$ cat design.v
module axi_timer #(
  parameter AXI_ADDR_BW_p = 12     
) (
  input logic  clk,
  input logic  rst_n,
  input logic [AXI_ADDR_BW_p-1:0] i_axi_awaddr,
  input logic  i_axi_awvalid,
  input logic [31:0] i_axi_wdata,
  input logic i_axi_wvalid,
  input logic i_axi_bready,
  input logic [AXI_ADDR_BW_p-1:0] i_axi_araddr,
  input logic i_axi_arvalid,
  input logic i_axi_rready,
  output logic o_axi_awready,
  output logic o_axi_wready,
  output logic [1:0] o_axi_bresp,
  output logic o_axi_bvalid,
  output logic o_axi_arready,
  output logic [31:0] o_axi_rdata,
  output logic [1:0] o_axi_rresp,
  output logic o_axi_rvalid,
  output logic o_cnt0_en,
  output logic o_cnt0_reload,
  output logic o_cnt0_count_up,
  output logic [31:0] o_cnt0_load_value,
  output logic [31:0] o_cnt0_compare_value,
  input  logic [31:0] i_cnt0_value,
  output logic o_cnt1_en,
  output logic o_cnt1_reload,
  output logic o_cnt1_count_up,
  output logic o_cnt1_src,
  output logic [31:0] o_cnt1_load_value,
  output logic [31:0] o_cnt1_compare_value,
  input  logic [31:0] i_cnt1_value
);
  localparam logic [1:0] RESP_OKAY   = 2'b00;
  localparam logic [1:0] RESP_EXOKAY = 2'b01;
  localparam logic [1:0] RESP_SLVERR = 2'b10;
  localparam logic [1:0] RESP_DECERR = 2'b11;
  logic s_cnt0_en;
  logic s_cnt0_reload;
  logic s_cnt0_count_up;
  logic [31:0] s_cnt0_load_value;
  logic [31:0] s_cnt0_compare_value;
  logic s_cnt1_en;
  logic s_cnt1_reload;
  logic s_cnt1_count_up;
  logic s_cnt1_src;
  logic [31:0] s_cnt1_load_value;
  logic [31:0] s_cnt1_compare_value;
  assign o_cnt0_en = s_cnt0_en;
  assign o_cnt0_reload = s_cnt0_reload;
  assign o_cnt0_count_up = s_cnt0_count_up;
  assign o_cnt0_load_value = s_cnt0_load_value;
  assign o_cnt0_compare_value = s_cnt0_compare_value;
  assign o_cnt1_en = s_cnt1_en;
  assign o_cnt1_reload = s_cnt1_reload;
  assign o_cnt1_count_up = s_cnt1_count_up;
  assign o_cnt1_src = s_cnt1_src;
  assign o_cnt1_load_value = s_cnt1_load_value;
  assign o_cnt1_compare_value = s_cnt1_compare_value;
  logic [1:0]  c_axi_wresp;
  logic [3:0]  c_axi_wstrb;
  logic [31:0] c_axi_wdata;
  logic s_axi_wdata_buf_used;
  logic [31:0] s_axi_wdata_buf;
  logic [3:0]  s_axi_wstrb_buf;
  logic [1:0]  s_axi_bresp;
  logic [AXI_ADDR_BW_p-1:0] s_axi_awaddr_buf;
  logic [AXI_ADDR_BW_p-1:0] c_axi_awaddr;
  logic s_axi_awaddr_buf_used;
  logic s_axi_awvalid;
  logic s_axi_wvalid;
  logic s_axi_bvalid;
  logic s_axi_awready;
  logic s_axi_wready;
  logic s_awaddr_done;
  logic [AXI_ADDR_BW_p-1:0] s_axi_awaddr;
  assign o_axi_awready = !s_axi_awaddr_buf_used & s_axi_awvalid;
  assign o_axi_wready  = !s_axi_wdata_buf_used & s_axi_wvalid;
  logic write_response_stalled;
  logic valid_write_address;
  logic valid_write_data;
  assign write_response_stalled = o_axi_bvalid & ~i_axi_bready;
  assign valid_write_address = s_axi_awaddr_buf_used | (i_axi_awvalid & o_axi_awready);
  assign valid_write_data = s_axi_wdata_buf_used | (i_axi_wvalid & o_axi_wready);
  always_ff @(posedge clk) begin
    if (!rst_n) begin
      s_axi_awvalid <= 1'b0;
      s_axi_awaddr_buf_used <= 1'b0;
    end else begin
      s_axi_awvalid <= 1'b1;
      if (i_axi_awvalid && o_axi_awready && (write_response_stalled || !valid_write_data)) begin
        s_axi_awaddr_buf <= i_axi_awaddr;
        s_axi_awaddr_buf_used <= 1'b1;
      end else if (s_axi_awaddr_buf_used && valid_write_data && (!o_axi_bvalid || i_axi_bready)) begin
        s_axi_awaddr_buf_used <= 1'b0;
      end
    end
  end
  always_ff @(posedge clk) begin
    if (!rst_n) begin
      s_axi_wdata_buf_used <= 1'b0;
      s_axi_wvalid <= 1'b0;
    end else begin
      s_axi_wvalid <= 1'b1;
      if (i_axi_wvalid && o_axi_wready && (write_response_stalled || !valid_write_address)) begin
        s_axi_wdata_buf <= i_axi_wdata;
        s_axi_wdata_buf_used <= 1'b1;
      end else if (s_axi_wdata_buf_used && valid_write_address && (!o_axi_bvalid || i_axi_bready)) begin
        s_axi_wdata_buf_used <= 1'b0;
      end
    end
  end
  assign c_axi_awaddr = s_axi_awaddr_buf_used ? s_axi_awaddr_buf : i_axi_awaddr;
  assign c_axi_wdata  = s_axi_wdata_buf_used  ? s_axi_wdata_buf : i_axi_wdata;
  always_ff @(posedge clk) begin
    if (!rst_n) begin
      s_axi_bvalid <= 1'b0;
      s_cnt0_en <= 1'b0;
      s_cnt0_reload <= 1'b0;
      s_cnt0_count_up <= 1'b0;
      s_cnt0_load_value <= '0;
      s_cnt0_compare_value <= '0;
      s_cnt1_en <= 1'b0;
      s_cnt1_reload <= 1'b0;
      s_cnt1_count_up <= 1'b0;
      s_cnt1_src <= 1'b0;
      s_cnt1_load_value <= '0;
      s_cnt1_compare_value <= '0;
    end else begin
      if (valid_write_address && valid_write_data && (!o_axi_bvalid || i_axi_bready)) begin
        s_axi_bresp <= RESP_OKAY;
        s_axi_bvalid <= 1'b1;
        case (c_axi_awaddr[AXI_ADDR_BW_p-1:2])
          'd0 : begin
            s_cnt0_en <= c_axi_wdata[0];
            s_cnt0_reload <= c_axi_wdata[1];
            s_cnt0_count_up <= c_axi_wdata[2];
          end
          'd1 : begin
            s_cnt0_load_value <= c_axi_wdata;
          end
          'd2 : begin
            s_cnt0_compare_value <= c_axi_wdata;
          end
          'd4 : begin
            s_cnt1_en <= c_axi_wdata[0];
            s_cnt1_reload <= c_axi_wdata[1];
            s_cnt1_count_up <= c_axi_wdata[2];
            s_cnt1_src <= c_axi_wdata[3]; 
          end
          'd5 : begin
            s_cnt1_load_value <= c_axi_wdata;
          end
          'd6 : begin
            s_cnt1_compare_value <= c_axi_wdata;
          end
          default: begin
            s_axi_bresp <= RESP_SLVERR;
          end
        endcase
      end else if (o_axi_bvalid && i_axi_bready && !(valid_write_address && valid_write_data)) begin
        s_axi_bvalid <= 1'b0;
      end
    end
  end
  assign o_axi_bresp = s_axi_bresp;
  assign o_axi_bvalid = s_axi_bvalid;
  logic s_axi_rvalid;
  logic [31:0] s_axi_rdata;
  logic [1:0] s_axi_rresp;
  logic s_axi_arready;
  logic [AXI_ADDR_BW_p-1:0] s_araddr_buf;
  logic s_araddr_buf_used;
  logic [AXI_ADDR_BW_p-1:0] c_axi_araddr;
  always_ff @(posedge clk) begin
    if (!rst_n) begin
      s_araddr_buf_used <= 1'b0;
      s_axi_arready <= 1'b0;
    end else begin
      s_axi_arready <= 1'b1;
      if (i_axi_arvalid && o_axi_arready && o_axi_rvalid && !i_axi_rready) begin
        s_araddr_buf <= i_axi_araddr;
        s_araddr_buf_used <= 1'b1;
      end 
      else if (s_araddr_buf_used && (!o_axi_rvalid || i_axi_rready)) begin
        s_araddr_buf_used <= 1'b0;
      end
    end
  end
  assign c_axi_araddr = s_araddr_buf_used ? s_araddr_buf : i_axi_araddr;
  assign o_axi_arready = !s_araddr_buf_used & s_axi_arready;
  always_ff @(posedge clk) begin
    if (!rst_n) begin
      s_axi_rvalid <= 1'b0;
    end else begin
      if ((s_araddr_buf_used || (i_axi_arvalid && o_axi_arready)) && (!o_axi_rvalid || i_axi_rready)) begin
        s_axi_rresp <= RESP_OKAY;
        s_axi_rvalid <= 1'b1;
        s_axi_rdata <= '0;
        case (c_axi_araddr[AXI_ADDR_BW_p-1:2])
          'd0 : begin
            s_axi_rdata[0] <= s_cnt0_en;
            s_axi_rdata[1] <= s_cnt0_reload;
            s_axi_rdata[2] <= s_cnt0_count_up;
          end
          'd1 : begin
            s_axi_rdata <= s_cnt0_load_value;
          end
          'd2 : begin
            s_axi_rdata <= s_cnt0_compare_value;
          end
          'd3 : begin
            s_axi_rdata <= i_cnt0_value;
          end
          'd4 : begin
            s_axi_rdata[0] <= s_cnt1_en;
            s_axi_rdata[1] <= s_cnt1_reload; 
            s_axi_rdata[2] <= s_cnt1_count_up;
            s_axi_rdata[3] <= s_cnt1_src; 
          end
          'd5 : begin
            s_axi_rdata <= s_cnt1_load_value;
          end
          'd6 : begin
            s_axi_rdata <= s_cnt1_compare_value;
          end
          'd7 : begin
            s_axi_rdata <= i_cnt1_value;
          end
          default: begin
            s_axi_rdata <= 32'hdeaddead;
            s_axi_rresp <= RESP_SLVERR;
          end
        endcase
      end else if (o_axi_rvalid && i_axi_rready && !s_araddr_buf_used && !(i_axi_arvalid && o_axi_arready)) begin
        s_axi_rvalid <= 1'b0;
      end
    end
  end
  assign o_axi_rdata = s_axi_rdata;
  assign o_axi_rresp = s_axi_rresp;
  assign o_axi_rvalid = s_axi_rvalid;
endmodule
module timer_counter (
  input logic clk,
  input logic rst_n,
  input logic i_cnt0_en,
  input logic i_cnt0_reload,
  input logic i_cnt0_count_up,
  input logic [31:0] i_cnt0_load_value,
  input logic [31:0] i_cnt0_compare_value,
  input logic i_cnt1_en,
  input logic i_cnt1_reload,
  input logic i_cnt1_count_up,
  input logic i_cnt1_src,
  input logic [31:0] i_cnt1_load_value,
  input logic [31:0] i_cnt1_compare_value,
  output logic [31:0] o_cnt0_value,
  output logic [31:0] o_cnt1_value,
  output logic o_cnt0_done,
  output logic o_cnt1_done
);
  logic [31:0] s_cnt0_value;
  logic s_cnt0_done;
  logic [31:0] s_cnt1_value;
  logic s_cnt1_done;
  assign o_cnt0_done = s_cnt0_done & i_cnt0_en;
  assign o_cnt1_done = s_cnt1_done & i_cnt1_en; 
  assign o_cnt0_value = s_cnt0_value;
  assign o_cnt1_value = s_cnt1_value;
  always_ff @(posedge clk) begin
    if (!rst_n) begin
      s_cnt0_done <= 1'b0;
      s_cnt0_value <= '0;
    end else begin
      s_cnt0_done <= 1'b0;
      if (i_cnt0_en) begin
        if (i_cnt0_count_up) begin
          s_cnt0_value <= s_cnt0_value + 1;
        end else begin
          s_cnt0_value <= s_cnt0_value - 1;
        end
        if (s_cnt0_value == i_cnt0_compare_value) begin
          s_cnt0_done <= 1'b1;
          if (i_cnt0_reload) begin
            s_cnt0_value <= i_cnt0_load_value;
          end
        end
      end else begin
        s_cnt0_value <= i_cnt0_load_value;
      end
    end
  end
  always_ff @(posedge clk) begin
    if (!rst_n) begin
      s_cnt1_done <= 1'b0;
      s_cnt1_value <= '0;
    end else begin
      s_cnt1_done <= 1'b0;
      if (i_cnt1_en) begin
        if (!i_cnt1_src || (i_cnt1_src && s_cnt0_done)) begin
          if (i_cnt1_count_up) begin
            s_cnt1_value <= s_cnt1_value + 1;
          end else begin
            s_cnt1_value <= s_cnt1_value - 1;
          end
        end
        if (s_cnt1_value == i_cnt1_compare_value) begin
          s_cnt1_done <= 1'b1;
          if (i_cnt1_reload) begin
            s_cnt1_value <= i_cnt1_load_value;
          end
        end
      end else begin
        s_cnt1_value <= i_cnt1_load_value;
      end
    end
  end
endmodule
module axi_timer_counter_top #(
  parameter AXI_ADDR_BW_p = 12     
) (
  input logic  clk,
  input logic  rst_n,
  input logic [AXI_ADDR_BW_p-1:0] i_axi_awaddr,
  input logic  i_axi_awvalid,
  input logic [31:0] i_axi_wdata,
  input logic i_axi_wvalid,
  input logic i_axi_bready,
  input logic [AXI_ADDR_BW_p-1:0] i_axi_araddr,
  input logic i_axi_arvalid,
  input logic i_axi_rready,
  output logic o_axi_awready,
  output logic o_axi_wready,
  output logic [1:0] o_axi_bresp,
  output logic o_axi_bvalid,
  output logic o_axi_arready,
  output logic [31:0] o_axi_rdata,
  output logic [1:0] o_axi_rresp,
  output logic o_axi_rvalid,
  output logic o_cnt0_done,
  output logic o_cnt1_done
);
  logic s_cnt0_en;
  logic s_cnt0_reload;
  logic s_cnt0_count_up;
  logic [31:0] s_cnt0_load_value;
  logic [31:0] s_cnt0_compare_value;
  logic [31:0] s_cnt0_value;
  logic s_cnt1_en;
  logic s_cnt1_reload;
  logic s_cnt1_count_up;
  logic s_cnt1_src;
  logic [31:0] s_cnt1_load_value;
  logic [31:0] s_cnt1_compare_value;
  logic [31:0] s_cnt1_value;
  axi_timer #(
    .AXI_ADDR_BW_p ( AXI_ADDR_BW_p )
  ) axi_timer_inst (
    .clk                  ( clk                   ),
    .rst_n                ( rst_n                 ),
    .i_axi_awaddr         ( i_axi_awaddr          ),
    .i_axi_awvalid        ( i_axi_awvalid         ),
    .i_axi_wdata          ( i_axi_wdata           ),
    .i_axi_wvalid         ( i_axi_wvalid          ),
    .i_axi_bready         ( i_axi_bready          ),
    .i_axi_araddr         ( i_axi_araddr          ),
    .i_axi_arvalid        ( i_axi_arvalid         ),
    .i_axi_rready         ( i_axi_rready          ),
    .o_axi_awready        ( o_axi_awready         ),
    .o_axi_wready         ( o_axi_wready          ),
    .o_axi_bresp          ( o_axi_bresp           ),
    .o_axi_bvalid         ( o_axi_bvalid          ),
    .o_axi_arready        ( o_axi_arready         ),
    .o_axi_rdata          ( o_axi_rdata           ),
    .o_axi_rresp          ( o_axi_rresp           ),
    .o_axi_rvalid         ( o_axi_rvalid          ),
    .o_cnt0_en            ( s_cnt0_en             ),
    .o_cnt0_reload        ( s_cnt0_reload         ),
    .o_cnt0_count_up      ( s_cnt0_count_up       ),
    .o_cnt0_load_value    ( s_cnt0_load_value     ),
    .o_cnt0_compare_value ( s_cnt0_compare_value  ),
    .i_cnt0_value         ( s_cnt0_value          ),
    .o_cnt1_en            ( s_cnt1_en             ),
    .o_cnt1_reload        ( s_cnt1_reload         ),
    .o_cnt1_count_up      ( s_cnt1_count_up       ),
    .o_cnt1_src           ( s_cnt1_src            ),
    .o_cnt1_load_value    ( s_cnt1_load_value     ),
    .o_cnt1_compare_value ( s_cnt1_compare_value  ),
    .i_cnt1_value         ( s_cnt1_value          )
  );
  timer_counter timer_counter_inst (
    .clk                  ( clk                   ),
    .rst_n                ( rst_n                 ),
    .i_cnt0_en            ( s_cnt0_en             ),
    .i_cnt0_reload        ( s_cnt0_reload         ),
    .i_cnt0_count_up      ( s_cnt0_count_up       ),
    .i_cnt0_load_value    ( s_cnt0_load_value     ),
    .i_cnt0_compare_value ( s_cnt0_compare_value  ),
    .o_cnt0_value         ( s_cnt0_value          ),
    .i_cnt1_en            ( s_cnt1_en             ),
    .i_cnt1_reload        ( s_cnt1_reload         ),
    .i_cnt1_count_up      ( s_cnt1_count_up       ),
    .i_cnt1_src           ( s_cnt1_src            ),
    .i_cnt1_load_value    ( s_cnt1_load_value     ),
    .i_cnt1_compare_value ( s_cnt1_compare_value  ),
    .o_cnt1_value         ( s_cnt1_value          ),
    .o_cnt0_done          ( o_cnt0_done           ),
    .o_cnt1_done          ( o_cnt1_done           )
  );
endmodule
$ cat run.sh
#!/bin/bash
# the make line also repeats each setting of config.mk as NAME=value (left out here)
make -C /OpenROAD-flow-scripts/flow DESIGN_CONFIG=/design/flow/config.mk WORK_HOME=/design/flow/orfs CLKGATE_MAP_FILE= finish
$ cat config.mk
export PLATFORM = sky130hd
export DESIGN_NAME = axi_timer_counter_top
export DESIGN_NICKNAME = axi_timer_counter_top
export VERILOG_FILES = /design/flow/design.v
export SDC_FILE = /design/flow/constraint.sdc
export NUM_CORES = 4
export LEC_CHECK = 0
export ABC_AREA = 0
export CAP_MARGIN = 20
export CELL_PAD_IN_SITES_DETAIL_PLACEMENT = 0
export CELL_PAD_IN_SITES_GLOBAL_PLACEMENT = 0
export CORE_MARGIN = 9
export CORE_UTILIZATION = 44
export CTS_CLUSTER_SIZE = 54
export GPL_ROUTABILITY_DRIVEN = 0
export HOLD_SLACK_MARGIN = 0.3
export MAX_ROUTING_LAYER = met5
export PLACE_DENSITY_LB_ADDON = 0.18
export SLEW_MARGIN = 5
export TNS_END_PERCENT = 85
$ cat constraint.sdc
create_clock -name core_clock -period 3.27 [get_ports {clk}]
set_input_delay 0.6540 -clock core_clock [delete_from_list [all_inputs] [get_ports {clk}]]
set_output_delay 0.6540 -clock core_clock [all_outputs]
set_load 0.01 [all_outputs]
==> out/highlights.md, run 1 <==
Logic synthesis
* flip-flops with a built-in enable: 86
* FA/HA/MAJ Cells, Area Fraction: 5.15%
* mux share of post-synthesis cell area: 4.00%
* Primary FF master, synth: dfxtp_1
* most frequent cell after synthesis: nor2_1
* Post-Syn Area per Cell: 9.44 um^2
* chip area in the Yosys report: 0.0154 mm^2
* share of synthesized area occupied by flip-flops and latches: 43.8%
* post-synth design cell area: 0.0154 mm^2
* count of cell types in the netlist: 78
* Yosys top cell area share: 27.0%
* Yosys reg bits: 293
* Simple-Gate Fraction of Synth Area: 13.7%
* number of cells produced by synthesis: 1627
* dominant non-sequential cell family after synthesis: AND-OR/OR-AND gates
* synthesized-area fraction occupied by xor and xnor cells: 6.21%
* area fraction in compound gates: 23.9%
* most frequent cells after synthesis: nor2_1 (219), dfxtp_1 (207), a211oi_1 (142), a21oi_1 (86), edfxtp_1 (86)
* cell type with the highest aggregate area in the netlist: dfxtp_1
* async set-reset flop share out of synthesis: 0%
* top cells by area: dfxtp_1 (27%), edfxtp_1 (17%), a211oi_1 (6.9%)
* yosys stat cell total: 1627
* Yosys warning total: 2

Timing
* slew at the pin closest to its max-slew limit: 828 ps
* setup-violating endpoint count in the final report: 0
* headroom to the max-slew limit: 43.2%
* summed negative setup slack over all endpoints: 0 ps
* Post-Route Skew: 24.5 ps
* highest attainable clock frequency: 0.318 GHz
* final worst path period share: 96.2%
* Fin. Hold Viols: 0
* fin crit period: 3150 ps
* Slew Viols, Final: 0
* RSZ-0062 raised after global routing: false

Power
* combinational share of power: 4.0%
* IR Drop Worst-Case VDD: 332 uV
* Flop pwr share: 46.7%
* switching power share of the total: 21.8%
* LEAKAGE: 7.16 nW
* clock share of power: 49.3%
* internal power: 6.32 mW
* switching pwr: 1.76 mW
* clock group power: 3.98 mW
* Seq group: 3.77 mW
* power dissipated in combinational cells: 323 uW
* power density cells: 432 mW/mm^2
* Biggest consumer: the clock network

CTS
* worst-case clock buffer depth: 3
* clock tree from TritonCTS: built
* Late-Pin Clk Latency: 520 ps
* clock transition at the registers of the reported paths: 60 ps
* H-tree level count: 2
* root buffer cell: clkbuf_16
* count of hold buffers inserted by post-cts repair: 0
* number of clock sinks: 293
* Num CTS Buffers: 34

Floorplan
* fp_density: 44.6%
* number of top-level design ports: 106
* Total Die Area: 0.0420 mm^2
* horizontal die size: 205 um
* site row count: 68
* placeable core region: 0.0345 mm^2
* die outline height: 205 um

Min path
* count of cells along the worst hold path: 2
* end point of the worst hold path: timer_counter_inst.s_cnt0_value[26]$_SDFF_PN0_
* worst hold-check path type: flop to flop
* hold path startpoint: axi_timer_inst.s_cnt0_load_value[26]$_SDFFE_PN0P_

Finish
* Area growth, synth to finish: 21.7%
* final cell utilization of the core: 54.3%
* sequential cell area in the final layout: 0.00673 mm^2
* Post-layout nets: 1876
* number of fill cells in the layout: 3101
* combined area of the multi-input logic cells: 0.00831 mm^2

Job
* count of tool warnings: 30
* max-cap violation count: 0

Setup path
* kind of start point of the critical path: flop
* endpoint required time on the critical path: 3640 ps
* crit path capture: timer_counter_inst.s_cnt0_value[24]$_SDFF_PN0_
* critical-path maximum fanout: 10
* cell breakdown of the critical path: inv_1, buf_12, buf_4, ha_1, a21o_1, a21o_1, a21o_1, a2111oi_2, o31ai_1, a41o_1, a41o_1, nand4b_1, o221ai_1
* R2R setup slack: 120 ps
* cell type with the highest occurrence count on the critical path: a21o_1
* delay of the slowest cell on the worst path: 380 ps
* slowest stage cell on the critical path: a2111oi_2
* critical path class: flop to flop
* arrival time of the worst setup path: 3520 ps
* buffering stage count on the worst path with inverters included: 3
* r2r worst-path depth: 13
* CP top delay family: AND-OR/OR-AND gates
* capture instance of the worst register-to-register path: timer_counter_inst.s_cnt0_value[24]$_SDFF_PN0_
* kind of end point of the critical path: flop
* reg2reg start: axi_timer_inst.s_cnt0_count_up$_SDFFE_PN0P_
* Crit. Startpoint: axi_timer_inst.s_cnt0_count_up$_SDFFE_PN0P_
* cell depth of the worst setup path: 13

Status
* run status: no timing/DRC/antenna violations

Global routing
* maximum number of pins on one net before global-route repair: 70
* first-pass GRT wire length: 76.7 mm
* GRT overflow: 0
* antenna violations before repair: 0
* GRT Overall Usage: 23.3%
* number of global-route vias before repair: 12800

Drt
* average detailed-routed wire length per instance: 22.4 um
* post-detailed-routing wire length: 50.0 mm
* Inserted Diodes: 0
* final routed DRC violation total: 0
* number of routed nets with antenna violations: 0
* number of iterations in the first detailed-routing pass: 7
* violation tally from detailed-route iteration zero: 1376
* post-DR vias/cell: 5.97
* count of vias placed by the detailed router: 13300

Place
* dpl hpwl: 35.3 mm
* I/O Buffers: 99

==> cell type report <==
cell class                 instances  area share, %
tap                              455           3.04
clock inverter                    19           1.21
multi-input combinational       1211           44.4
timing repair buffer             190           9.89
inverter                          21          0.468
sequential                       293           36.0
clock buffer                      42           4.98
==> timing repair <==
action / 4_1_cts / 5_1_grt
hold endpoints to repair: 0 / 0
gates resized: 0 / 16
setup endpoints to repair: 0 / 13
setup buffers: 0 / 1
==> stage by stage <==
step / setup WS [ps] / cell area [um^2] / total power, mW / hold slack, ps / std cells
floorplan: 126 / 15400 / 4.00 / 448 / 1628
global placement: 183 / 17500 / 4.17 / 473 / 2169
detailed placement: 81.8 / 17500 / 4.18 / 481 / 2169
CTS: 41.5 / 18600 / 8.12 / 489 / 2230
global route: 0.827 / 18700 / 8.31 / 533 / 2231
finish: 123 / 18700 / 8.08 / 489 / 2231
==> layer usage <==
layer / global-route usage, % / up-vias / share of wire (%)
met4: 6.06 / 0 / 2.1
li1: - / 6396 / -
met5: 0 / - / 0
met1: 32.9 / 6418 / 46
met3: 3.07 / 58 / 6.4
met2: 36.7 / 452 / 46
==> run 2: changes to the inputs <==
Settings changed: ABC_AREA 0 to 1, CAP_MARGIN 20 to 30, CELL_PAD_IN_SITES_DETAIL_PLACEMENT 0 to 2, CELL_PAD_IN_SITES_GLOBAL_PLACEMENT 0 to 1, CORE_ASPECT_RATIO set to 1.49, CORE_MARGIN 9 to 4, CORE_UTILIZATION 44 to 72, CTS_CLUSTER_DIAMETER set to 136, CTS_CLUSTER_SIZE 54 to unset, GPL_ROUTABILITY_DRIVEN 0 to unset, HOLD_SLACK_MARGIN 0.3 to 0.21, MIN_ROUTING_LAYER set to met1, PLACE_DENSITY_LB_ADDON 0.18 to unset, SETUP_SLACK_MARGIN set to 0.02, SLEW_MARGIN 5 to 25, TNS_END_PERCENT 85 to unset.
Clock period 3.27 ns to 6.27 ns, I/O delays scaled along.
==> run 2 against run 1 <==
Area after synthesis is 14% higher. Die area down 36%. The run now fails in global placement without I/O. Synthesized cell count up 58%.
==> out/highlights.md, run 2 <==
Logic synthesis
* share of synthesized area occupied by flip-flops and latches: 38.4%, -5.4 points
* post-synth design cell area: 0.0175 mm^2, +14%
* Yosys reg bits: 293, unchanged
* async set-reset flop share out of synthesis: 0%, unchanged
* cell type with the highest aggregate area in the netlist: dfxtp_1
* Yosys top cell area share: 23.6%, -3.3 points
* most frequent cells after synthesis: nand2_1 (706), inv_1 (346), a21oi_1 (264), nor2_1 (252), dfxtp_1 (207)
* mux share of post-synthesis cell area: 0.742%, -3.3 points
* chip area in the Yosys report: 0.0175 mm^2, +14%
* yosys stat cell total: 2569, +58%
* FA/HA/MAJ Cells, Area Fraction: 4.51%, -0.64 points
* number of cells produced by synthesis: 2569, +58%
* Yosys warning total: 2, unchanged
* flip-flops with a built-in enable: 86, unchanged
* most frequent cell after synthesis: nand2_1
* Simple-Gate Fraction of Synth Area: 26.9%, +13 points
* Primary FF master, synth: dfxtp_1
* count of cell types in the netlist: 54, -31%
* area fraction in compound gates: 16.1%, -7.9 points
* Post-Syn Area per Cell: 6.82 um^2, -28%
* synthesized-area fraction occupied by xor and xnor cells: 3.20%, -3.0 points
* dominant non-sequential cell family after synthesis: simple AND/OR/NAND/NOR gates
* top cells by area: dfxtp_1 (24%), nand2_1 (15%), edfxtp_1 (15%)

Floorplan
* fp_density: 73.3%, +29 points
* horizontal die size: 136 um, -34%
* Total Die Area: 0.0270 mm^2, -36%
* die outline height: 198 um, -3.1%
* site row count: 69, +1.5%
* placeable core region: 0.0239 mm^2, -31%

Status
* first error message: [ERROR GPL-0301] Utilization 118.256 % exceeds 100%.
* run status: did not finish
* step where the flow halted: global placement without I/O

==> run 3: changes to the inputs <==
Settings changed: CAP_MARGIN 30 to 20, CELL_PAD_IN_SITES_DETAIL_PLACEMENT 2 to unset, CELL_PAD_IN_SITES_GLOBAL_PLACEMENT 1 to unset, CORE_ASPECT_RATIO 1.49 to unset, CORE_MARGIN 4 to 2, CORE_UTILIZATION 72 to 52, CTS_CLUSTER_DIAMETER 136 to unset, HOLD_SLACK_MARGIN 0.21 to unset, MAX_ROUTING_LAYER met5 to unset, MIN_ROUTING_LAYER met1 to unset, SETUP_SLACK_MARGIN 0.02 to 1.11, SLEW_MARGIN 25 to 20, TNS_END_PERCENT set to 10.
Clock period 6.27 ns to 3.81 ns, I/O delays scaled along.
==> run 3 against run 2 <==
Now clean on timing, DRC and antenna. Synthesized cell count unchanged. Area after synthesis is the same. Die area rose by 31%.
==> out/highlights.md, run 3 <==
Power
* switching power share of the total: 23.2%
* LEAKAGE: 8.99 nW
* power dissipated in combinational cells: 360 uW
* overall power after layout: 6.88 mW
* Flop pwr share: 47.1%
* power density cells: 339 mW/mm^2
* clock group power: 3.28 mW
* internal power: 5.28 mW
* Biggest consumer: the clock network
* Seq group: 3.24 mW
* IR Drop Worst-Case VDD: 343 uV
* clock share of power: 47.7%
* switching pwr: 1.60 mW
* combinational share of power: 5.2%

Status
* run status: no timing/DRC/antenna violations

Setup path
* endpoint required time on the critical path: 4190 ps
* CP top delay family: simple AND/OR/NAND/NOR gates
* r2r worst-path depth: 12
* critical-path maximum fanout: 19
* reg2reg start: axi_timer_inst.s_cnt1_count_up$_SDFFE_PN0P_
* arrival time of the worst setup path: 3030 ps
* cell depth of the worst setup path: 11
* kind of start point of the critical path: input pin
* cell type with the highest occurrence count on the critical path: nand2_1
* kind of end point of the critical path: flop
* delay of the slowest cell on the worst path: 430 ps
* crit path capture: axi_timer_inst.s_axi_rdata[23]$_DFFE_PP_
* R2R setup slack: 1230 ps
* critical path class: input pin to flop
* capture instance of the worst register-to-register path: timer_counter_inst.s_cnt1_value[22]$_SDFF_PN0_
* Crit. Startpoint: i_axi_araddr[7]
* slowest stage cell on the critical path: clkdlybuf4s50_1
* buffering stage count on the worst path with inverters included: 3
* cell breakdown of the critical path: clkdlybuf4s50_1, nor3_1, nand2_1, nand2_1, nand3_1, nor2_2, buf_4, inv_2, o21ai_0, a21oi_1, nand4_1

Logic synthesis
* dominant non-sequential cell family after synthesis: simple AND/OR/NAND/NOR gates
* share of synthesized area occupied by flip-flops and latches: 38.4%, unchanged
* post-synth design cell area: 0.0175 mm^2, unchanged
* Primary FF master, synth: dfxtp_1
* most frequent cells after synthesis: nand2_1 (706), inv_1 (346), a21oi_1 (264), nor2_1 (252), dfxtp_1 (207)
* cell type with the highest aggregate area in the netlist: dfxtp_1
* Post-Syn Area per Cell: 6.82 um^2, unchanged
* mux share of post-synthesis cell area: 0.742%, unchanged
* yosys stat cell total: 2569, unchanged
* area fraction in compound gates: 16.1%, unchanged
* chip area in the Yosys report: 0.0175 mm^2, unchanged
* async set-reset flop share out of synthesis: 0%, unchanged
* number of cells produced by synthesis: 2569, unchanged
* Yosys top cell area share: 23.6%, unchanged
* Yosys reg bits: 293, unchanged
* synthesized-area fraction occupied by xor and xnor cells: 3.20%, unchanged
* flip-flops with a built-in enable: 86, unchanged
* FA/HA/MAJ Cells, Area Fraction: 4.51%, unchanged
* top cells by area: dfxtp_1 (24%), nand2_1 (15%), edfxtp_1 (15%)
* count of cell types in the netlist: 54, unchanged
* Simple-Gate Fraction of Synth Area: 26.9%, unchanged
* most frequent cell after synthesis: nand2_1
* Yosys warning total: 2, unchanged

Timing
* Slew Viols, Final: 0
* slew at the pin closest to its max-slew limit: 1110 ps
* headroom to the max-slew limit: 25.1%
* RSZ-0062 raised after global routing: true
* final worst path period share: 69.4%
* Post-Route Skew: 25.6 ps
* fin crit period: 2640 ps
* setup-violating endpoint count in the final report: 0
* summed negative setup slack over all endpoints: 0 ps
* highest attainable clock frequency: 0.378 GHz
* smallest hold slack: 480 ps
* Final Worst Setup Slack: 1170 ps
* Fin. Hold Viols: 0

Min path
* count of cells along the worst hold path: 2
* end point of the worst hold path: timer_counter_inst.s_cnt1_value[29]$_SDFF_PN0_
* hold path startpoint: axi_timer_inst.s_cnt1_load_value[29]$_SDFFE_PN0P_
* worst hold-check path type: flop to flop

CTS
* H-tree level count: 2
* Late-Pin Clk Latency: 540 ps
* clock tree from TritonCTS: built
* root buffer cell: clkbuf_16
* clock transition at the registers of the reported paths: 60 ps
* number of clock sinks: 293
* worst-case clock buffer depth: 3
* Num CTS Buffers: 34
* count of hold buffers inserted by post-cts repair: 0

Global routing
* first-pass GRT wire length: 86.8 mm
* GRT overflow: 0
* maximum number of pins on one net before global-route repair: 153
* GRT Overall Usage: 31.5%
* antenna violations before repair: 0
* number of global-route vias before repair: 15900

Drt
* final routed DRC violation total: 0
* violation tally from detailed-route iteration zero: 1447
* Inserted Diodes: 0
* count of vias placed by the detailed router: 17100
* number of routed nets with antenna violations: 0
* number of iterations in the first detailed-routing pass: 5
* post-detailed-routing wire length: 55.9 mm
* average detailed-routed wire length per instance: 17.8 um
* post-DR vias/cell: 5.43

Finish
* Post-layout nets: 2793
* count of non-filler cells in the finished layout: 3142
* sequential cell area in the final layout: 0.00673 mm^2
* combined area of the multi-input logic cells: 0.00908 mm^2
* number of fill cells in the layout: 3240
* Area growth, synth to finish: 15.7%

Floorplan
* placeable core region: 0.0334 mm^2, +40%
* fp_density: 52.5%, -21 points
* Total Die Area: 0.0352 mm^2, +31%
* horizontal die size: 188 um, +38%
* number of top-level design ports: 106
* site row count: 67, -2.9%
* die outline height: 188 um, -5.5%

Place
* post-place setup slack: 660 ps
* I/O Buffers: 99
* dpl hpwl: 42.7 mm
* placer congestion estimate: 0.957
* count of placed standard cells including taps: 3072

Job
* max-cap violation count: 0
* count of tool warnings: 37

-- run 3: area by class of cell --
class	count	share of cell area, %
clock buffers	49	4.77
flip-flops and latches	293	33.2
repair buffers	151	7.10
clock inverters	13	0.722
inverters	357	6.64
well taps	448	2.76
repair inverters	1	0.0370
multi-input cells	1830	44.8
-- run 3: stage by stage --
step           cell area (um^2)  utilization [%]
2_1_floorplan             17500                -
3_3_place_gp              19100             57.1
3_5_place_dp              19100             57.1
4_1_cts                   20200             60.7
5_1_grt                   20300             60.8
6_report                  20300             60.8
-- run 3: timing repair --
item,4_1_cts,5_1_grt
buffers inserted,5,2
gates resized,3,12
pin swaps,0,0
setup endpoints to repair,29,57
gates cloned,1,0
-- run 3: per-layer routing --
layer	global-route usage, %	wire (um)	up-vias	part of all wire [%]
li1	-	-	8549	-
met1	42.2	24300	7797	44
met2	51.1	25200	610	45
met3	4.66	4090	107	7.3
met4	12.5	2270	0	4.1
met5	0	0	-	0
==> run 4: changes to the inputs <==
Settings changed: ABC_AREA 1 to unset, CORE_UTILIZATION 52 to 40, SETUP_SLACK_MARGIN 1.11 to 0.69, TNS_END_PERCENT 10 to unset.
Clock period 3.81 ns to 4.34 ns, I/O delays scaled along.
==> run 4 against run 3 <==
Critical path depth up 2. Core utilization decreased by 13 points. Critical endpoint is now timer_counter_inst.s_cnt0_value[24]$_SDFF_PN0_. Cell count down 29%. Non-clock buffer count decreased by 18. Worst hold slack better by 19 ps. Area after synthesis down 12%. Largest cell class unchanged. Still clean on timing, DRC and antenna. Via count down 23%. Clock skew rose by 0.69 ps.
==> out/highlights.md, run 4 <==
Setup path
* delay of the slowest cell on the worst path: 440 ps, about the same
* CP top delay family: AND-OR/OR-AND gates
* slowest stage cell on the critical path: a2111oi_0
* cell breakdown of the critical path: clkinvlp_4, buf_12, buf_12, ha_1, a21o_1, a21o_1, a21o_1, a2111oi_0, o31ai_1, a41o_1, a41o_1, nand4b_1, o221ai_1
* r2r worst-path depth: 13, +1
* arrival time of the worst setup path: 3700 ps, +670 ps
* reg2reg start: axi_timer_inst.s_cnt0_count_up$_SDFFE_PN0P_
* cell depth of the worst setup path: 13, +2
* Crit. Startpoint: axi_timer_inst.s_cnt0_count_up$_SDFFE_PN0P_
* critical path class: flop to flop
* buffering stage count on the worst path with inverters included: 3, unchanged
* kind of end point of the critical path: flop
* critical-path maximum fanout: 8, -11
* capture instance of the worst register-to-register path: timer_counter_inst.s_cnt0_value[24]$_SDFF_PN0_
* crit path capture: timer_counter_inst.s_cnt0_value[24]$_SDFF_PN0_
* endpoint required time on the critical path: 4710 ps, +520 ps
* kind of start point of the critical path: flop
* cell type with the highest occurrence count on the critical path: a21o_1
* R2R setup slack: 1010 ps, -220 ps

Power
* internal power: 4.65 mW, -12%
* power dissipated in combinational cells: 237 uW, -34%
* IR Drop Worst-Case VDD: 220 uV, -36%
* Seq group: 2.84 mW, -12%
* Biggest consumer: the clock network
* switching power share of the total: 22.2%, -1.0 points
* combinational share of power: 4.0%, -1.2 points
* clock group power: 2.90 mW, -12%
* LEAKAGE: 6.84 nW, -24%
* power density cells: 329 mW/mm^2, -3.0%
* clock share of power: 48.5%, +0.8 points
* switching pwr: 1.33 mW, -17%
* Flop pwr share: 47.5%, +0.4 points

Logic synthesis
* Yosys reg bits: 293, unchanged
* most frequent cell after synthesis: nor2_1
* cell type with the highest aggregate area in the netlist: dfxtp_1
* async set-reset flop share out of synthesis: 0%, unchanged
* chip area in the Yosys report: 0.0154 mm^2, -12%
* Yosys warning total: 2, unchanged
* Simple-Gate Fraction of Synth Area: 13.7%, -13 points
* flip-flops with a built-in enable: 86, unchanged
* area fraction in compound gates: 23.9%, +7.9 points
* top cells by area: dfxtp_1 (27%), edfxtp_1 (17%), a211oi_1 (6.9%)
* yosys stat cell total: 1627, -37%
* most frequent cells after synthesis: nor2_1 (219), dfxtp_1 (207), a211oi_1 (142), a21oi_1 (86), edfxtp_1 (86)
* FA/HA/MAJ Cells, Area Fraction: 5.15%, +0.64 points
* share of synthesized area occupied by flip-flops and latches: 43.8%, +5.4 points
* dominant non-sequential cell family after synthesis: AND-OR/OR-AND gates
* Yosys top cell area share: 27.0%, +3.3 points
* post-synth design cell area: 0.0154 mm^2, -12%
* number of cells produced by synthesis: 1627, -37%
* Primary FF master, synth: dfxtp_1
* mux share of post-synthesis cell area: 4.00%, +3.3 points
* synthesized-area fraction occupied by xor and xnor cells: 6.21%, +3.0 points
* count of cell types in the netlist: 78, +44%
* Post-Syn Area per Cell: 9.44 um^2, +38%

Drt
* post-DR vias/cell: 5.90, +8.6%
* final routed DRC violation total: 0, unchanged
* average detailed-routed wire length per instance: 22.3 um, +25%
* post-detailed-routing wire length: 49.7 mm, -11%
* Inserted Diodes: 0, unchanged
* number of routed nets with antenna violations: 0, unchanged
* count of vias placed by the detailed router: 13200, -23%
* violation tally from detailed-route iteration zero: 1200, -17%
* number of iterations in the first detailed-routing pass: 6, +1

Min path
* count of cells along the worst hold path: 2, unchanged
* hold path startpoint: axi_timer_inst.s_cnt0_load_value[25]$_SDFFE_PN0P_
* end point of the worst hold path: timer_counter_inst.s_cnt0_value[25]$_SDFF_PN0_
* worst hold-check path type: flop to flop

Finish
* Post-layout nets: 1820, -35%
* final cell utilization of the core: 48.2%, -13 points
* Area growth, synth to finish: 18.4%

Place
* I/O Buffers: 99, unchanged
* dpl hpwl: 33.6 mm, -21%
* post-place setup slack: 681 ps, +20.8 ps
* placer congestion estimate: 0.922, -3.6%

Global routing
* GRT Overall Usage: 25.1%, -6.4 points
* number of global-route vias before repair: 12500, -21%
* maximum number of pins on one net before global-route repair: 179, +17%
* first-pass GRT wire length: 75.8 mm, -13%
* antenna violations before repair: 0, unchanged
* GRT overflow: 0, unchanged

Timing
* summed negative setup slack over all endpoints: 0 ps, unchanged
* Post-Route Skew: 26.3 ps, +0.695 ps
* final worst path period share: 76.6%, +7.2 points
* fin crit period: 3330 ps
* Fin. Hold Viols: 0, unchanged
* Slew Viols, Final: 0, unchanged
* headroom to the max-slew limit: 42.0%, +17 points
* setup-violating endpoint count in the final report: 0, unchanged
* smallest hold slack: 499 ps, +19.4 ps
* Final Worst Setup Slack: 1010 ps, -152 ps
* slew at the pin closest to its max-slew limit: 870 ps, -241 ps
* highest attainable clock frequency: 0.301 GHz
* RSZ-0062 raised after global routing: false

Floorplan
* fp_density: 40.7%, -12 points
* die outline height: 200 um, +6.6%
* placeable core region: 0.0378 mm^2, +13%
* horizontal die size: 200 um, +6.6%
* Total Die Area: 0.0400 mm^2, +14%
* number of top-level design ports: 106, unchanged
* site row count: 71, +6.0%

Job
* max-cap violation count: 0, unchanged
* count of tool warnings: 32, -14%

CTS
* Num CTS Buffers: 35, +2.9%
* clock transition at the registers of the reported paths: 60 ps, about the same
* worst-case clock buffer depth: 3, unchanged
* Late-Pin Clk Latency: 540 ps, about the same
* count of hold buffers inserted by post-cts repair: 0, unchanged
* number of clock sinks: 293, unchanged
* clock tree from TritonCTS: built
* H-tree level count: 2, unchanged
* root buffer cell: clkbuf_16

Status
* run status: no timing/DRC/antenna violations

[run 4: area by class of cell]
type / count / area, um^2
clock buffers: 53 / 1000
clock inverters: 11 / 123
fillers: 3513 / 19600
inverters: 21 / 88.8
multi-input cells: 1211 / 8270
flip-flops and latches: 293 / 6730
well taps: 511 / 639
repair buffers: 133 / 1350
[run 4: repair_timing]
item	CTS	global route
setup endpoints to repair	1	3
resized	2	1
setup buffers	0	5
endpoints found under the hold margin	0	0
[run 4: through the flow]
step / power, mW / area, um^2 / instances
6_report: 5.98 / 18200 / 2233
5_1_grt: 6.16 / 18200 / 2233
4_1_cts: 6.03 / 18100 / 2228
3_5_place_dp: 3.14 / 17000 / 2164
3_3_place_gp: 3.13 / 17000 / 2164
2_1_floorplan: 3.01 / 15400 / 1628
[run 4: metal layers]
layer / vias up / GRT usage [%] / wire length (um)
li1: 6262 / - / -
met5: - / 0 / 0
met1: 6320 / 35.2 / 22400
met2: 498 / 39.5 / 22300
met4: 0 / 8.09 / 1430
met3: 88 / 3.93 / 3580
==> run 5: changes to the inputs <==
Settings changed: CAP_MARGIN 20 to 0, CORE_UTILIZATION 40 to 72, CTS_CLUSTER_DIAMETER set to 296, CTS_CLUSTER_SIZE set to 96, PLACE_DENSITY set to 0.43, SETUP_SLACK_MARGIN 0.69 to -0.22, TNS_END_PERCENT set to 5.
Clock period 4.34 ns to 2.32 ns, I/O delays scaled along.
==> run 5 against run 4 <==
The flow now stops in global routing. Die area shrank 44%. Area after synthesis is the same. Synthesized cell count is the same.
==> out/highlights.md, run 5 <==
Logic synthesis
* flip-flops with a built-in enable: 86, unchanged
* chip area in the Yosys report: 0.0154 mm^2, unchanged
* share of synthesized area occupied by flip-flops and latches: 43.8%, unchanged
* yosys stat cell total: 1627, unchanged
* synthesized-area fraction occupied by xor and xnor cells: 6.21%, unchanged
* cell type with the highest aggregate area in the netlist: dfxtp_1
* Primary FF master, synth: dfxtp_1
* Yosys top cell area share: 27.0%, unchanged
* most frequent cells after synthesis: nor2_1 (219), dfxtp_1 (207), a211oi_1 (142), a21oi_1 (86), edfxtp_1 (86)
* number of cells produced by synthesis: 1627, unchanged
* post-synth design cell area: 0.0154 mm^2, unchanged
* Post-Syn Area per Cell: 9.44 um^2, unchanged
* FA/HA/MAJ Cells, Area Fraction: 5.15%, unchanged
* async set-reset flop share out of synthesis: 0%, unchanged
* Yosys reg bits: 293, unchanged
* Yosys warning total: 2, unchanged
* mux share of post-synthesis cell area: 4.00%, unchanged
* top cells by area: dfxtp_1 (27%), edfxtp_1 (17%), a211oi_1 (6.9%)
* most frequent cell after synthesis: nor2_1
* dominant non-sequential cell family after synthesis: AND-OR/OR-AND gates
* count of cell types in the netlist: 78, unchanged
* Simple-Gate Fraction of Synth Area: 13.7%, unchanged
* area fraction in compound gates: 23.9%, unchanged

CTS
* worst-case clock buffer depth: 3, unchanged
* Num CTS Buffers: 7, -80%
* root buffer cell: clkbuf_16
* number of clock sinks: 293, unchanged
* H-tree level count: 1, -1

Place
* placer congestion estimate: 1.00, +8.7%
* dpl hpwl: 40.8 mm, +21%
* post-detailed-placement cell area: 0.0189 mm^2, +12%
* count of placed standard cells including taps: 2190, +1.2%
* I/O Buffers: 99, unchanged

Global routing
* GRT Overall Usage: 98.2%
* GRT overflow: 1707

Floorplan
* Total Die Area: 0.0225 mm^2, -44%
* site row count: 53, -25%
* die outline height: 150 um, -25%
* fp_density: 73.3%, +33 points
* number of top-level design ports: 106, unchanged
* horizontal die size: 150 um, -25%
* placeable core region: 0.0210 mm^2, -44%

Status
* step where the flow halted: global routing
* run status: did not finish
* first error message: [ERROR GRT-0232] Routing congestion too high. Check the congestion heatmap in the GUI.

-- run 5: timing repair --
item,CTS
buffers inserted,32
hold buffers,0
cloned,1
gates resized,110
setup endpoints to repair,45
pin swaps,72
-- run 5: metrics by stage --
stage	setup WS, ps	hold WS (ps)	setup TNS (ps)	utilization (%)
4_1_cts	-438	397	-16940	95.1
3_3_place_gp	-598	471	-50790	90.4
2_1_floorplan	-824	448	-33720	-
3_5_place_dp	-756	499	-74850	90.4
-- run 5: per-layer routing --
layer	global-route usage, %	overflow
met1	88.0	11
met2	127	1235
met3	73.0	13
met4	116	448
met5	33.4	0
==> run 6: changes to the inputs <==
Settings changed: ABC_AREA set to 1, CAP_MARGIN 0 to 20, CELL_PAD_IN_SITES_DETAIL_PLACEMENT set to 1, CELL_PAD_IN_SITES_GLOBAL_PLACEMENT set to 1, CORE_ASPECT_RATIO set to 0.83, CORE_UTILIZATION 72 to 15, CTS_CLUSTER_DIAMETER 296 to unset, CTS_CLUSTER_SIZE 96 to unset, GPL_TIMING_DRIVEN set to 1, HOLD_SLACK_MARGIN set to 0.27, PLACE_DENSITY 0.43 to unset, PLACE_DENSITY_LB_ADDON set to 0.02, SETUP_SLACK_MARGIN -0.22 to 0.2, TNS_END_PERCENT 5 to unset.
Clock period 2.32 ns to 5.68 ns, I/O delays scaled along.
==> run 6 against run 5 <==
The run now finishes clean. Area after synthesis increased by 14%. Die area increased to 5.3 times the previous value. Synthesized cell count rose by 58%.
==> out/highlights.md, run 6 <==
Status
* run status: no timing/DRC/antenna violations

Floorplan
* fp_density: 15.1%, -58 points
* number of top-level design ports: 106, unchanged
* placeable core region: 0.116 mm^2, +450%
* horizontal die size: 379 um, +150%
* site row count: 114, +120%
* Total Die Area: 0.120 mm^2, +430%
* die outline height: 315 um, +110%

Timing
* headroom to the max-slew limit: 35.5%
* setup-violating endpoint count in the final report: 0
* Fin. Hold Viols: 0
* summed negative setup slack over all endpoints: 0 ps
* final worst path period share: 57.6%
* fin crit period: 3270 ps
* Slew Viols, Final: 0
* smallest hold slack: 478 ps
* slew at the pin closest to its max-slew limit: 940 ps
* Post-Route Skew: 27.2 ps
* RSZ-0062 raised after global routing: false
* highest attainable clock frequency: 0.306 GHz

Drt
* violation tally from detailed-route iteration zero: 815
* count of vias placed by the detailed router: 17100
* final routed DRC violation total: 0
* post-DR vias/cell: 4.00
* post-detailed-routing wire length: 93.4 mm
* average detailed-routed wire length per instance: 21.8 um
* number of routed nets with antenna violations: 0
* number of iterations in the first detailed-routing pass: 7

Power
* Seq group: 2.18 mW
* switching pwr: 1.39 mW
* LEAKAGE: 9.17 nW
* power density cells: 248 mW/mm^2
* combinational share of power: 5.4%
* power dissipated in combinational cells: 294 uW
* clock share of power: 54.8%
* Flop pwr share: 39.8%
* overall power after layout: 5.46 mW
* IR Drop Worst-Case VDD: 168 uV
* clock group power: 2.99 mW
* internal power: 4.08 mW
* Biggest consumer: the clock network
* switching power share of the total: 25.4%

Logic synthesis
* post-synth design cell area: 0.0175 mm^2, +14%
* share of synthesized area occupied by flip-flops and latches: 38.4%, -5.4 points
* dominant non-sequential cell family after synthesis: simple AND/OR/NAND/NOR gates
* chip area in the Yosys report: 0.0175 mm^2, +14%
* count of cell types in the netlist: 54, -31%
* top cells by area: dfxtp_1 (24%), nand2_1 (15%), edfxtp_1 (15%)
* most frequent cell after synthesis: nand2_1
* FA/HA/MAJ Cells, Area Fraction: 4.51%, -0.64 points
* flip-flops with a built-in enable: 86, unchanged
* yosys stat cell total: 2569, +58%
* mux share of post-synthesis cell area: 0.742%, -3.3 points
* area fraction in compound gates: 16.1%, -7.9 points
* async set-reset flop share out of synthesis: 0%, unchanged
* Primary FF master, synth: dfxtp_1
* Post-Syn Area per Cell: 6.82 um^2, -28%
* synthesized-area fraction occupied by xor and xnor cells: 3.20%, -3.0 points
* cell type with the highest aggregate area in the netlist: dfxtp_1
* Yosys warning total: 2, unchanged
* Yosys top cell area share: 23.6%, -3.3 points
* Yosys reg bits: 293, unchanged
* Simple-Gate Fraction of Synth Area: 26.9%, +13 points
* most frequent cells after synthesis: nand2_1 (706), inv_1 (346), a21oi_1 (264), nor2_1 (252), dfxtp_1 (207)
* number of cells produced by synthesis: 2569, +58%

Global routing
* number of global-route vias before repair: 17900
* GRT Overall Usage: 15.7%
* first-pass GRT wire length: 134 mm
* antenna violations before repair: 5
* maximum number of pins on one net before global-route repair: 102
* GRT overflow: 0

Setup path
* cell depth of the worst setup path: 11
* cell breakdown of the critical path: clkdlybuf4s50_1, nor3_1, nand2_1, nand2_1, inv_1, nor2_1, nand2_1, buf_4, o21ai_0, a21oi_1, nand4_1
* delay of the slowest cell on the worst path: 510 ps
* r2r worst-path depth: 10
* buffering stage count on the worst path with inverters included: 3
* reg2reg start: timer_counter_inst.s_cnt1_value[6]$_SDFF_PN0_
* arrival time of the worst setup path: 3750 ps
* CP top delay family: simple AND/OR/NAND/NOR gates
* critical-path maximum fanout: 11
* R2R setup slack: 2530 ps
* slowest stage cell on the critical path: o21ai_0
* cell type with the highest occurrence count on the critical path: nand2_1
* kind of end point of the critical path: flop
* capture instance of the worst register-to-register path: timer_counter_inst.s_cnt1_value[13]$_SDFF_PN0_
* kind of start point of the critical path: input pin
* Crit. Startpoint: i_axi_araddr[7]
* endpoint required time on the critical path: 6150 ps
* crit path capture: axi_timer_inst.s_axi_rdata[5]$_DFFE_PP_
* critical path class: input pin to flop

Finish
* Area growth, synth to finish: 25.6%
* number of fill cells in the layout: 14000
* Post-layout nets: 2800

CTS
* number of clock sinks: 293, unchanged
* post-cts sizing count: 0, -100%
* worst-case clock buffer depth: 3, unchanged
* root buffer cell: clkbuf_16
* Num CTS Buffers: 45, +38
* count of hold buffers inserted by post-cts repair: 0, unchanged
* clock tree from TritonCTS: built
* count of buffers added by post-CTS timing repair for setup: 0, -100%
* clock transition at the registers of the reported paths: 60 ps
* H-tree level count: 2, +1
* Late-Pin Clk Latency: 610 ps

Min path
* worst hold-check path type: flop to flop
* hold path startpoint: axi_timer_inst.s_cnt1_compare_value[18]$_SDFFE_PN0P_
* end point of the worst hold path: axi_timer_inst.s_cnt1_compare_value[18]$_SDFFE_PN0P_
* count of cells along the worst hold path: 2

Place
* dpl hpwl: 72.9 mm, +79%
* I/O Buffers: 99, unchanged
* placer congestion estimate: 0.765, -24%

Job
* count of tool warnings: 33
* max-cap violation count: 0

## run 6: area by class of cell
class                   instances  area [um^2]  share of cell area (%)
diodes                          1         2.50                  0.0114
clock buffers                  63         1300                    5.89
clock inverters                20          236                    1.07
inverters                     357         1340                    6.09
multi-input cells            1830         9060                    41.2
flip-flops and latches        293         6730                    30.6
well taps                    1566         1960                    8.90
repair buffers                148         1390                    6.33
## run 6: metal layers
| metal | wire (um) | vias to the layer above | share of wire [%] | GRT usage [%] |
|---|---|---|---|---|
| met2 | 40100 | 182 | 43 | 24.2 |
| met5 | 0 | - | 0 | 0 |
| li1 | - | 8596 | - | - |
| met4 | 1090 | 0 | 1.2 | 2.36 |
| met1 | 49400 | 8269 | 53 | 23.5 |
| met3 | 2860 | 58 | 3.1 | 1.97 |
## run 6: stage by stage
step	setup WS, ps	utilization (%)	cells	instance area, um^2
4_1_cts	2270	18.9	4277	22000
3_5_place_dp	1770	17.6	4194	20500
2_1_floorplan	2160	-	2570	17500
6_report	2410	18.9	4278	22000
3_3_place_gp	1750	17.6	4194	20500
5_1_grt	2110	18.9	4277	22000
==> run 7: changes to the inputs <==
Settings changed: CELL_PAD_IN_SITES_DETAIL_PLACEMENT 1 to 0, CELL_PAD_IN_SITES_GLOBAL_PLACEMENT 1 to 0, CORE_ASPECT_RATIO 0.83 to unset, CORE_UTILIZATION 15 to 72, CTS_CLUSTER_SIZE set to 54, GPL_ROUTABILITY_DRIVEN set to 0, GPL_TIMING_DRIVEN 1 to unset, HOLD_SLACK_MARGIN 0.27 to 0.3, MAX_ROUTING_LAYER set to met5, PLACE_DENSITY_LB_ADDON 0.02 to 0.04, SETUP_SLACK_MARGIN 0.2 to 0.77, SLEW_MARGIN 20 to 5, TNS_END_PERCENT set to 85.
Clock period 5.68 ns to 2.69 ns, I/O delays scaled along.
==> run 7 against run 6 <==
The run now fails in global routing. Area after synthesis did not move. Synthesized cell count did not move. Die area fell by 79%.
==> out/highlights.md, run 7 <==
Status
* run status: did not finish
* step where the flow halted: global routing
* first error message: [ERROR GRT-0116] Global routing finished with congestion. Check the congestion regions in the DRC Viewer.

Floorplan
* die outline height: 160 um, -49%
* Total Die Area: 0.0256 mm^2, -79%
* fp_density: 72.7%, +58 points
* horizontal die size: 160 um, -58%
* number of top-level design ports: 106, unchanged
* placeable core region: 0.0241 mm^2, -79%
* site row count: 57, -50%

Global routing
* GRT Overall Usage: 79.4%
* GRT overflow: 198

Place
* dpl hpwl: 40.8 mm, -44%
* I/O Buffers: 99, unchanged

Logic synthesis
* chip area in the Yosys report: 0.0175 mm^2, unchanged
* number of cells produced by synthesis: 2569, unchanged
* mux share of post-synthesis cell area: 0.742%, unchanged
* Yosys reg bits: 293, unchanged
* dominant non-sequential cell family after synthesis: simple AND/OR/NAND/NOR gates
* cell type with the highest aggregate area in the netlist: dfxtp_1
* post-synth design cell area: 0.0175 mm^2, unchanged
* Primary FF master, synth: dfxtp_1
* flip-flops with a built-in enable: 86, unchanged
* share of synthesized area occupied by flip-flops and latches: 38.4%, unchanged
* Post-Syn Area per Cell: 6.82 um^2, unchanged
* FA/HA/MAJ Cells, Area Fraction: 4.51%, unchanged
* count of cell types in the netlist: 54, unchanged
* yosys stat cell total: 2569, unchanged
* async set-reset flop share out of synthesis: 0%, unchanged
* most frequent cell after synthesis: nand2_1
* area fraction in compound gates: 16.1%, unchanged
* Yosys top cell area share: 23.6%, unchanged
* top cells by area: dfxtp_1 (24%), nand2_1 (15%), edfxtp_1 (15%)
* Yosys warning total: 2, unchanged
* synthesized-area fraction occupied by xor and xnor cells: 3.20%, unchanged
* Simple-Gate Fraction of Synth Area: 26.9%, unchanged
* most frequent cells after synthesis: nand2_1 (706), inv_1 (346), a21oi_1 (264), nor2_1 (252), dfxtp_1 (207)

CTS
* H-tree level count: 1, -1
* Num CTS Buffers: 31, -31%
* worst-case clock buffer depth: 3, unchanged
* root buffer cell: clkbuf_16
* number of clock sinks: 293, unchanged

-- run 7: through the flow --
stage | worst slack [ps] | cells | hold WS [ps] | power [mW] | instance area, um^2
2_1_floorplan | 355 | 2570 | 436 | 4.92 | 17600
3_3_place_gp | 14.0 | 2970 | 461 | 5.18 | 19300
3_5_place_dp | -46.0 | 2970 | 467 | 5.20 | 19300
4_1_cts | 624 | 3115 | 345 | 9.44 | 23400
-- run 7: layer usage --
layer	GRT usage, %	GRT overflow
met5	16.5	0
met4	83.4	80
met3	62.8	4
met2	98.0	113
met1	78.1	1
-- run 7: repair_timing --
| action | CTS |
|---|---|
| pin swaps | 173 |
| buffers inserted | 73 |
| hold endpoints to repair | 1 |
| endpoints found under the setup margin | 270 |
| gates resized | 550 |
| hold buffers | 1 |
| cloned | 13 |
==> run 8: changes to the inputs <==
Settings changed: CTS_CLUSTER_SIZE 54 to 74, PLACE_DENSITY_LB_ADDON 0.04 to 0.01, SETUP_SLACK_MARGIN 0.77 to 0.67, SLEW_MARGIN 5 to 25.
Clock period 2.69 ns to 2.41 ns, I/O delays scaled along.
==> run 8 against run 7 <==
The flow again stops in global routing. Area after synthesis is the same. Synthesized cell count is the same. Die area is the same.
==> out/highlights.md, run 8 <==
Status
* run status: did not finish
* step where the flow halted: global routing
* first error message: [ERROR GRT-0116] Global routing finished with congestion. Check the congestion regions in the DRC Viewer.

Logic synthesis
* number of cells produced by synthesis: 2569, unchanged
* flip-flops with a built-in enable: 86, unchanged
* mux share of post-synthesis cell area: 0.742%, unchanged
* top cells by area: dfxtp_1 (24%), nand2_1 (15%), edfxtp_1 (15%)
* Yosys reg bits: 293, unchanged
* chip area in the Yosys report: 0.0175 mm^2, unchanged
* post-synth design cell area: 0.0175 mm^2, unchanged
* cell type with the highest aggregate area in the netlist: dfxtp_1
* Simple-Gate Fraction of Synth Area: 26.9%, unchanged
* synthesized-area fraction occupied by xor and xnor cells: 3.20%, unchanged
* Primary FF master, synth: dfxtp_1
* Yosys warning total: 2, unchanged
* count of cell types in the netlist: 54, unchanged
* share of synthesized area occupied by flip-flops and latches: 38.4%, unchanged
* yosys stat cell total: 2569, unchanged
* most frequent cells after synthesis: nand2_1 (706), inv_1 (346), a21oi_1 (264), nor2_1 (252), dfxtp_1 (207)
* most frequent cell after synthesis: nand2_1
* Post-Syn Area per Cell: 6.82 um^2, unchanged
* Yosys top cell area share: 23.6%, unchanged
* dominant non-sequential cell family after synthesis: simple AND/OR/NAND/NOR gates
* async set-reset flop share out of synthesis: 0%, unchanged
* FA/HA/MAJ Cells, Area Fraction: 4.51%, unchanged
* area fraction in compound gates: 16.1%, unchanged

CTS
* H-tree level count: 1, unchanged
* root buffer cell: clkbuf_16
* Num CTS Buffers: 31, unchanged
* worst-case clock buffer depth: 3, unchanged
* number of clock sinks: 293, unchanged

Floorplan
* site row count: 57, unchanged
* fp_density: 72.7%, unchanged
* horizontal die size: 160 um, unchanged
* placeable core region: 0.0241 mm^2, unchanged
* die outline height: 160 um, unchanged
* Total Die Area: 0.0256 mm^2, unchanged
* number of top-level design ports: 106, unchanged

Global routing
* GRT Overall Usage: 75.1%
* GRT overflow: 92

Place
* dpl hpwl: 40.9 mm, +0.19%
* I/O Buffers: 99, unchanged

==> run 8: layer usage <==
metal	global-route usage, %	overflow
met5	15.9	0
met1	75.1	1
met2	95.1	46
met3	55.0	0
met4	77.8	45
==> run 8: per-stage QoR <==
step,instances,setup slack (ps),utilization (%),instance area (um^2)
CTS,3132,400,96.8,23300
floorplan,2570,75.1,-,17600
global placement,2998,-92.4,80.9,19500
detailed placement,2998,-177,80.9,19500
==> run 8: repair_timing <==
item | 4_1_cts
setup buffers | 57
resized | 476
pin swaps | 115
gates cloned | 18
hold endpoints to repair | 2
setup endpoints to repair | 283
hold buffers | 2
==> run 9: changes to the inputs <==
Settings changed: CELL_PAD_IN_SITES_DETAIL_PLACEMENT 0 to unset, CELL_PAD_IN_SITES_GLOBAL_PLACEMENT 0 to unset, CORE_UTILIZATION 72 to 52, CTS_CLUSTER_SIZE 74 to 98, GPL_ROUTABILITY_DRIVEN 0 to unset, HOLD_SLACK_MARGIN 0.3 to unset, MAX_ROUTING_LAYER met5 to unset, PLACE_DENSITY_LB_ADDON 0.01 to unset, SETUP_SLACK_MARGIN 0.67 to unset, SLEW_MARGIN 25 to 20, TNS_END_PERCENT 85 to unset.
Clock period 2.41 ns to 2.19 ns, I/O delays scaled along.
==> run 9 against run 8 <==
The layout now fails its checks (negative setup slack). Area after synthesis unchanged. Die area up 37%. Synthesized cell count unchanged.
==> out/highlights.md, run 9 <==
Status
* run status: complete, but fails checks
* Failed Checks: negative setup slack

Setup path
* kind of start point of the critical path: flop
* cell breakdown of the critical path: inv_8, buf_16, buf_4, ha_4, nand2_1, buf_4, nor2_4, nand2_1, nand2_1, inv_1, nand3_1, nand3_1, nand2_1, a21oi_1
* kind of end point of the critical path: flop
* arrival time of the worst setup path: 2560 ps
* cell type with the highest occurrence count on the critical path: nand2_1
* cell depth of the worst setup path: 14
* endpoint required time on the critical path: 2550 ps
* buffering stage count on the worst path with inverters included: 5
* capture instance of the worst register-to-register path: timer_counter_inst.s_cnt1_value[21]$_SDFF_PN0_
* delay of the slowest cell on the worst path: 380 ps
* reg2reg start: axi_timer_inst.s_cnt1_count_up$_SDFFE_PN0P_
* crit path capture: timer_counter_inst.s_cnt1_value[21]$_SDFF_PN0_
* CP top delay family: simple AND/OR/NAND/NOR gates
* r2r worst-path depth: 14
* Crit. Startpoint: axi_timer_inst.s_cnt1_count_up$_SDFFE_PN0P_
* critical-path maximum fanout: 7
* critical path class: flop to flop
* R2R setup slack: -8 ps
* slowest stage cell on the critical path: dfxtp_4

Drt
* number of iterations in the first detailed-routing pass: 6
* Inserted Diodes: 0
* post-detailed-routing wire length: 62.4 mm
* count of vias placed by the detailed router: 18500
* average detailed-routed wire length per instance: 18.5 um
* number of routed nets with antenna violations: 0
* final routed DRC violation total: 0
* post-DR vias/cell: 5.51
* violation tally from detailed-route iteration zero: 1457

Timing
* fin crit period: 2200 ps
* RSZ-0062 raised after global routing: true
* Post-Route Skew: 26.0 ps
* slew at the pin closest to its max-slew limit: 919 ps
* final worst path period share: 100%
* Fin. Hold Viols: 0
* Slew Viols, Final: 0
* headroom to the max-slew limit: 38.1%
* setup-violating endpoint count in the final report: 2
* Final Worst Setup Slack: -7.88 ps
* highest attainable clock frequency: 0.455 GHz
* smallest hold slack: 307 ps

Logic synthesis
* chip area in the Yosys report: 0.0175 mm^2, unchanged
* Post-Syn Area per Cell: 6.82 um^2, unchanged
* Yosys reg bits: 293, unchanged
* async set-reset flop share out of synthesis: 0%, unchanged
* synthesized-area fraction occupied by xor and xnor cells: 3.20%, unchanged
* Yosys top cell area share: 23.6%, unchanged
* area fraction in compound gates: 16.1%, unchanged
* Primary FF master, synth: dfxtp_1
* cell type with the highest aggregate area in the netlist: dfxtp_1
* FA/HA/MAJ Cells, Area Fraction: 4.51%, unchanged
* Yosys warning total: 2, unchanged
* flip-flops with a built-in enable: 86, unchanged
* most frequent cells after synthesis: nand2_1 (706), inv_1 (346), a21oi_1 (264), nor2_1 (252), dfxtp_1 (207)
* Simple-Gate Fraction of Synth Area: 26.9%, unchanged
* count of cell types in the netlist: 54, unchanged
* number of cells produced by synthesis: 2569, unchanged
* most frequent cell after synthesis: nand2_1
* dominant non-sequential cell family after synthesis: simple AND/OR/NAND/NOR gates
* top cells by area: dfxtp_1 (24%), nand2_1 (15%), edfxtp_1 (15%)
* yosys stat cell total: 2569, unchanged
* mux share of post-synthesis cell area: 0.742%, unchanged
* share of synthesized area occupied by flip-flops and latches: 38.4%, unchanged
* post-synth design cell area: 0.0175 mm^2, unchanged

Floorplan
* placeable core region: 0.0334 mm^2, +38%
* fp_density: 52.5%, -20 points
* number of top-level design ports: 106, unchanged
* horizontal die size: 188 um, +17%
* Total Die Area: 0.0352 mm^2, +37%
* die outline height: 188 um, +17%
* site row count: 67, +18%

Global routing
* GRT overflow: 0
* number of global-route vias before repair: 17100
* first-pass GRT wire length: 93.0 mm
* antenna violations before repair: 0
* GRT Overall Usage: 33.5%
* maximum number of pins on one net before global-route repair: 134

CTS
* root buffer cell: clkbuf_16
* Num CTS Buffers: 34, +9.7%
* worst-case clock buffer depth: 3, unchanged
* clock transition at the registers of the reported paths: 60 ps
* Late-Pin Clk Latency: 530 ps
* number of clock sinks: 293, unchanged
* H-tree level count: 2, +1
* clock tree from TritonCTS: built
* count of hold buffers inserted by post-cts repair: 0, -2

Power
* power dissipated in combinational cells: 744 uW
* IR Drop Worst-Case VDD: 587 uV
* switching pwr: 2.85 mW
* Seq group: 5.64 mW
* combinational share of power: 6.2%
* clock group power: 5.53 mW
* LEAKAGE: 10.4 nW
* power density cells: 506 mW/mm^2
* Biggest consumer: sequential cells
* switching power share of the total: 23.9%
* internal power: 9.06 mW
* clock share of power: 46.4%
* Flop pwr share: 47.3%

Finish
* count of non-filler cells in the finished layout: 3368
* Area growth, synth to finish: 34.3%
* final cell utilization of the core: 70.6%
* Post-layout nets: 3019
* post-layout instance area: 0.0235 mm^2

Min path
* hold path startpoint: rst_n
* worst hold-check path type: input pin to flop
* count of cells along the worst hold path: 3
* end point of the worst hold path: timer_counter_inst.s_cnt0_value[3]$_SDFF_PN0_

Job
* count of tool warnings: 36
* max-cap violation count: 0

Place
* post-place setup slack: -662 ps, -485 ps
* count of placed standard cells including taps: 3295, +9.9%
* placer congestion estimate: 0.971
* I/O Buffers: 99, unchanged
* dpl hpwl: 46.8 mm, +14%
* post-detailed-placement cell area: 0.0210 mm^2, +7.5%

-- run 9: layout make-up --
class,instances,area [um^2]
multi-input combinational,1830,10300
fill,2784,9820
sequential,293,6750
timing repair buffer,377,3470
inverter,357,1360
clock buffer,45,963
tap,448,561
clock inverter,17,114
timing repair inverter,1,7.51
-- run 9: stage by stage --
step / setup TNS, ps / total power, mW
after global routing: -1450 / 12.2
after detailed placement: -41510 / 6.48
final: -9.70 / 11.9
after floorplan: -2160 / 6.05
after CTS: 0 / 11.9
after global placement: -35320 / 6.46
-- run 9: metal layers --
metal,vias to the layer above,wire length (um),track usage [%]
met3,158,4490,4.01
met5,-,0,0
li1,9011,-,-
met1,8557,26300,45.3
met4,0,2810,12.9
met2,822,28800,55.1
-- run 9: timing repair --
| item | in CTS | in global routing |
|---|---|---|
| setup buffers | 0 | 4 |
| pin swaps | 0 | 23 |
| cloned | 1 | 6 |
| resized | 67 | 230 |
| endpoints found under the setup margin | 56 | 169 |
Power is estimated from default activity; no workload was simulated.
